// sys_ref_core
module sys_ref_core #(parameter DATA_WIDTH = 8, ADDR_WIDTH = 4)
(
 input   wire                      CLK,
 input   wire                      RST,             
 input   wire  [DATA_WIDTH-1:0]    UART_RX_DATA,
 input   wire                      UART_RX_Valid,
 input   wire                      FIFO_FULL,
 output  wire  [DATA_WIDTH-1:0]    FIFO_WR_DATA,
 output  wire                      FIFO_WR_INC,
 output  wire  [DATA_WIDTH-1:0]    UART_Config,
 output  wire  [DATA_WIDTH-1:0]    Div_Ratio,
 output  wire                      CLKDIV_EN
);
Size in the first run: ~2,300 cells after synthesis, about 180 flip-flops, ~38 I/O pins, ~17,000 um2 of cells after synthesis.
make LEC_CHECK=0 ABC_AREA=1 CAP_MARGIN=20 CORE_ASPECT_RATIO=0.5 CORE_MARGIN=2 CORE_UTILIZATION=72 CTS_CLUSTER_DIAMETER=360 CTS_CLUSTER_SIZE=95 HOLD_SLACK_MARGIN=0.28 PLACE_DENSITY=0.36 SETUP_SLACK_MARGIN=-1.01 SLEW_MARGIN=20 TNS_END_PERCENT=5 finish   # period 18.5 ns
run.sh (not shown) runs the stock make flow with config.mk's settings and CLKGATE_MAP_FILE=.
The starting point died in 5_1_grt, error GRT-0116.
Edit:
- ABC_AREA: 1 -> unset
- CORE_ASPECT_RATIO: 0.5 -> unset
- CORE_UTILIZATION: 72 -> 40
- CTS_CLUSTER_DIAMETER: 360 -> 134
- HOLD_SLACK_MARGIN: 0.28 -> unset
- PLACE_DENSITY: 0.36 -> 0.6
- SETUP_SLACK_MARGIN: -1.01 -> unset
- clock period: 18.5 -> 30.0 ns (I/O delays scaled with it)
What happened:
- The changed run produced a clean layout
- die area went up by well over a third
- synthesized cell count fell by about a fifth
- area after synthesis came out higher slightly
Edit:
- CORE_UTILIZATION: 40 -> 56
- CTS_CLUSTER_DIAMETER: 134 -> 332
- CTS_CLUSTER_SIZE: 95 -> 93
- TNS_END_PERCENT: 5 -> unset
Effect:
- utilization is higher by 18 points
- via count is higher by 0.60%
- global-route usage is higher by 9.8 points
- setup slack degrades by 97 ps
- routed wire length is about the same
- sequential share of layout area is higher by 0.19 points
- area after synthesis stays the same
Edit:
- CORE_UTILIZATION: 56 -> 40
- CTS_CLUSTER_DIAMETER: 332 -> 333
- CTS_CLUSTER_SIZE: 93 -> 16
- PLACE_DENSITY: 0.6 -> 0.89
After rerunning: The changed run completed without violations. Non-clock buffer count drops by 7. Via count climbs by 3.2%. Fmax climbs by 0.32%. Worst hold slack is better by 9.0 ps. Final area climbs by 0.76%. Critical path depth climbs by 2. Setup slack is better by 89 ps. Wire length drops by 1.9%. Synthesized cell count does not change.

========
== alpha ==
sys_ref_core again, from the RTL that the note above started with.
clock: 22.9 ns
lec_check: 0
abc_area: 0
cap_margin: 5
cell_pad_in_sites_detail_placement: 2
cell_pad_in_sites_global_placement: 1
core_margin: 8
core_utilization: 22
cts_cluster_diameter: 279
cts_cluster_size: 45
gpl_routability_driven: 0
hold_slack_margin: 0.1
max_routing_layer: met4
min_routing_layer: met1
place_density: 0.35
setup_slack_margin: -1.91
slew_margin: 20
tns_end_percent: 75
Final checks on alpha, whose flow otherwise completed, came back failing, citing negative setup slack.
Modified inputs, beta compared to alpha
Settings: CORE_MARGIN changed from 8 to 2; CTS_CLUSTER_DIAMETER removed (was 279); CELL_PAD_IN_SITES_DETAIL_PLACEMENT removed (was 2); HOLD_SLACK_MARGIN removed (was 0.1); SETUP_SLACK_MARGIN removed (was -1.91); ABC_AREA removed (was 0); PLACE_DENSITY changed from 0.35 to 0.67; TNS_END_PERCENT removed (was 75); MIN_ROUTING_LAYER removed (was met1); CELL_PAD_IN_SITES_GLOBAL_PLACEMENT removed (was 1); GPL_ROUTABILITY_DRIVEN removed (was 0); MAX_ROUTING_LAYER removed (was met4); CORE_UTILIZATION changed from 22 to 72; CTS_CLUSTER_SIZE removed (was 45); CAP_MARGIN changed from 5 to 20; the clock period (ns, I/O delays scaled along) changed from 22.9 to 25.4.
- beta completed end to end with timing, DRC and antenna clean.
- When beta is set beside alpha, its number of cells on the critical path turns out to be 6.9% smaller.
- Final worst-path setup slack on beta is ahead of alpha.
- The final critical-path required period of beta exceeds that of alpha by 0.61 ns.
- From alpha to beta the numbers moved as follows: post-detailed-route via-to-cell ratio rose about 45%, utilization after layout went up.
What gamma does differently from beta at the input level:
Settings: an added CTS_CLUSTER_SIZE of 100; an added ABC_AREA of 1; a change of PLACE_DENSITY from 0.67 to 0.6; a change of the clock period (ns, I/O delays scaled along) from 25.4 to 27.8.
==> results <==
- Area fraction in compound gates after synthesis for gamma: 4.9 points down relative to beta
- The final period demand of the worst path in gamma sits 1.25 ns above the value recorded for beta.
- As of gamma, count of inserted tapcells had fallen slightly compared to beta.
- Comparing beta and gamma, the higher clock skew was measured on beta.
- Going from beta to gamma, quantity of hold-fixing buffers added after cts has remained practically unchanged; number of gates resized after cts has decreased.
- gamma vs beta — cell count climbed by more than 10%
- Global-route met2 utilization ends up higher on beta.
- [diff] via count, gamma relative to beta: regression
- Summary of the comparison: synthesized cell count is higher in gamma, relative to beta.
diff inputs: gamma => delta
Settings: ABC_AREA: 1 -> unset; CORE_UTILIZATION: 72 -> 58; CTS_CLUSTER_SIZE: 100 -> unset; the clock period (ns, I/O delays scaled along): 27.8 -> 15.5.
From the logs: delta reached the end of the flow and failed the layout checks with negative setup slack. Relative to gamma, the layout multi-input combinational cell count of delta is lower by about 15%. Relative to gamma, die size has increased by 6000 um^2 in delta. delta vs gamma, number of cells on the critical path went down by 70. Synthesized cell count went down by more than 10% going from gamma to delta.
## Diff of input files: epsilon against delta
Settings: changing CORE_UTILIZATION from 58 to 70; setting CTS_CLUSTER_SIZE to 35 for the first time.
Results
epsilon: GRT-0232 in global routing -> run aborted
Diff epsilon..delta | synthesized cell count | negligible
Min standard cell area after detailed placement across epsilon and delta: epsilon
In terms of count of H-tree levels built during CTS, epsilon and delta differ only marginally.
Going from delta to epsilon, post-placement setup slack moved down, width of the die lost 8.8%.
Compare epsilon and delta | buffers inserted during post-CTS setup optimization higher: epsilon
Of epsilon and delta, the run reporting the lower weighted congestion at the end of routability-driven global placement was delta.
Simple-gate portion of the synthesized area: delta vs epsilon — no meaningful difference

========
Starting RTL as in the previous note.
clock: 20.3 ns
lec_check: 0
abc_area: 1
cap_margin: 20
core_margin: 2
core_utilization: 66
cts_cluster_size: 74
max_routing_layer: met4
place_density: 0.6
slew_margin: 20
tns_end_percent: 80
The starting point aborted during 5_1_grt.
Change:
--- a/flow/config.mk
+++ b/flow/config.mk
@@ -8 +7,0 @@
-export ABC_AREA = 1
@@ -11,3 +10 @@
-export CORE_UTILIZATION = 66
-export CTS_CLUSTER_SIZE = 74
-export MAX_ROUTING_LAYER = met4
+export CORE_UTILIZATION = 65
@@ -16 +12,0 @@
-export TNS_END_PERCENT = 80
==> flow/constraint.sdc (replaced) <==
create_clock -name core_clock -period 32.6 [get_ports {CLK}]
set_input_delay 6.5200 -clock core_clock [delete_from_list [all_inputs] [get_ports {CLK}]]
set_output_delay 6.5200 -clock core_clock [all_outputs]
set_load 0.01 [all_outputs]
After rerunning:
- Now the flow completed with no timing, DRC or antenna violations
- synthesized cell count shrinks by about 20%
- synthesized area rose by 0.62%
- die area came out higher by 2.1%

========
yarrow:
Starting RTL as in the previous note.
clock: 20.8 ns
lec_check: 0
cap_margin: 20
core_margin: 2
core_utilization: 72
place_density: 0.67
setup_slack_margin: -1.96
slew_margin: 20
tns_end_percent: 5
Stage in which a tool error killed yarrow: 5_1_grt.
Input changes introduced in ember (baseline for comparison: yarrow):
-- flow/config.mk --
<<< yarrow, line 9
export CORE_MARGIN = 2
export CORE_UTILIZATION = 72
export PLACE_DENSITY = 0.67
export SETUP_SLACK_MARGIN = -1.96
export SLEW_MARGIN = 20
export TNS_END_PERCENT = 5
>>> ember, line 9
export CORE_MARGIN = 2
export CORE_UTILIZATION = 56
export SLEW_MARGIN = 20
==> flow/constraint.sdc <==
create_clock -name core_clock -period 13.4 [get_ports {CLK}]
set_input_delay 2.6800 -clock core_clock [delete_from_list [all_inputs] [get_ports {CLK}]]
set_output_delay 2.6800 -clock core_clock [all_outputs]
set_load 0.01 [all_outputs]
## What came out
The flow for ember finished, though final verification flagged setup timing.
Per the comparison of ember with yarrow, total die size went up 6900 um2, TritonCTS buffer count held.
From yarrow to ember the numbers moved as follows: share of synthesized registers carrying an async set or reset shows no meaningful change, width of the die higher, starting density of the core now smaller, placed cell count +117.
ember vs. yarrow: placeable core area rose 28%; simple-gate share of the synthesized area held steady; worst slack at placement went down.
ember vs yarrow — number of resized instances in the post-cts repair step climbed by more than a quarter
From ember to yarrow, count of unique library cells instantiated by Yosys did not move at all.
The inputs of raven differ from those of ember as listed below.
-- flow/config.mk --
<<< ember, line 9
export CORE_MARGIN = 2
export CORE_UTILIZATION = 56
export SLEW_MARGIN = 20
>>> raven, line 9
export CORE_MARGIN = 2
export CORE_UTILIZATION = 64
export PLACE_DENSITY = 0.6
export SLEW_MARGIN = 20
==> flow/constraint.sdc <==
create_clock -name core_clock -period 23.4 [get_ports {CLK}]
set_input_delay 4.6800 -clock core_clock [delete_from_list [all_inputs] [get_ports {CLK}]]
set_output_delay 4.6800 -clock core_clock [all_outputs]
set_load 0.01 [all_outputs]
### Flow results
Going from ember to raven, portion of the layout cell area used by non-clock buffers shrank by 7.9 points; sequential cell count level.
Delta(clock skew, raven - ember) > 0
raven finished every stage; the final checks, however, were not passed, the failures being setup timing.
Inputs modified between raven and fjord:
-- flow/config.mk --
<<< raven, line 9
export CORE_MARGIN = 2
export CORE_UTILIZATION = 64
export PLACE_DENSITY = 0.6
>>> fjord, line 9
export CORE_MARGIN = 2
export CORE_UTILIZATION = 40
export PLACE_DENSITY = 0.6
==> flow/constraint.sdc <==
create_clock -name core_clock -period 30.0 [get_ports {CLK}]
set_input_delay 6.0000 -clock core_clock [delete_from_list [all_inputs] [get_ports {CLK}]]
set_output_delay 6.0000 -clock core_clock [all_outputs]
set_load 0.01 [all_outputs]
## What came out
fjord went all the way through the flow, and no timing, DRC or antenna check failed. Lower count of cell instances traversed by the critical path was reported by fjord, not raven. As of fjord, cell area after layout had fallen by a little under 10% compared to raven. Looking at worst setup path startpoint, the U0_Register_File.Memory[1][2] result is from raven; the U0_Register_File.Memory[1][3] one comes from fjord. In the tables for raven and fjord, global placement routability congestion reads lower with fjord. In the metrics for raven and fjord, the one carrying the higher cell depth of the worst hold path is raven. Changes observed in fjord relative to raven: height of the die now sits higher, utilization went down 33 points. raven → fjord: clock slew seen by the registers of the worst setup and hold paths down 0.02 ns.
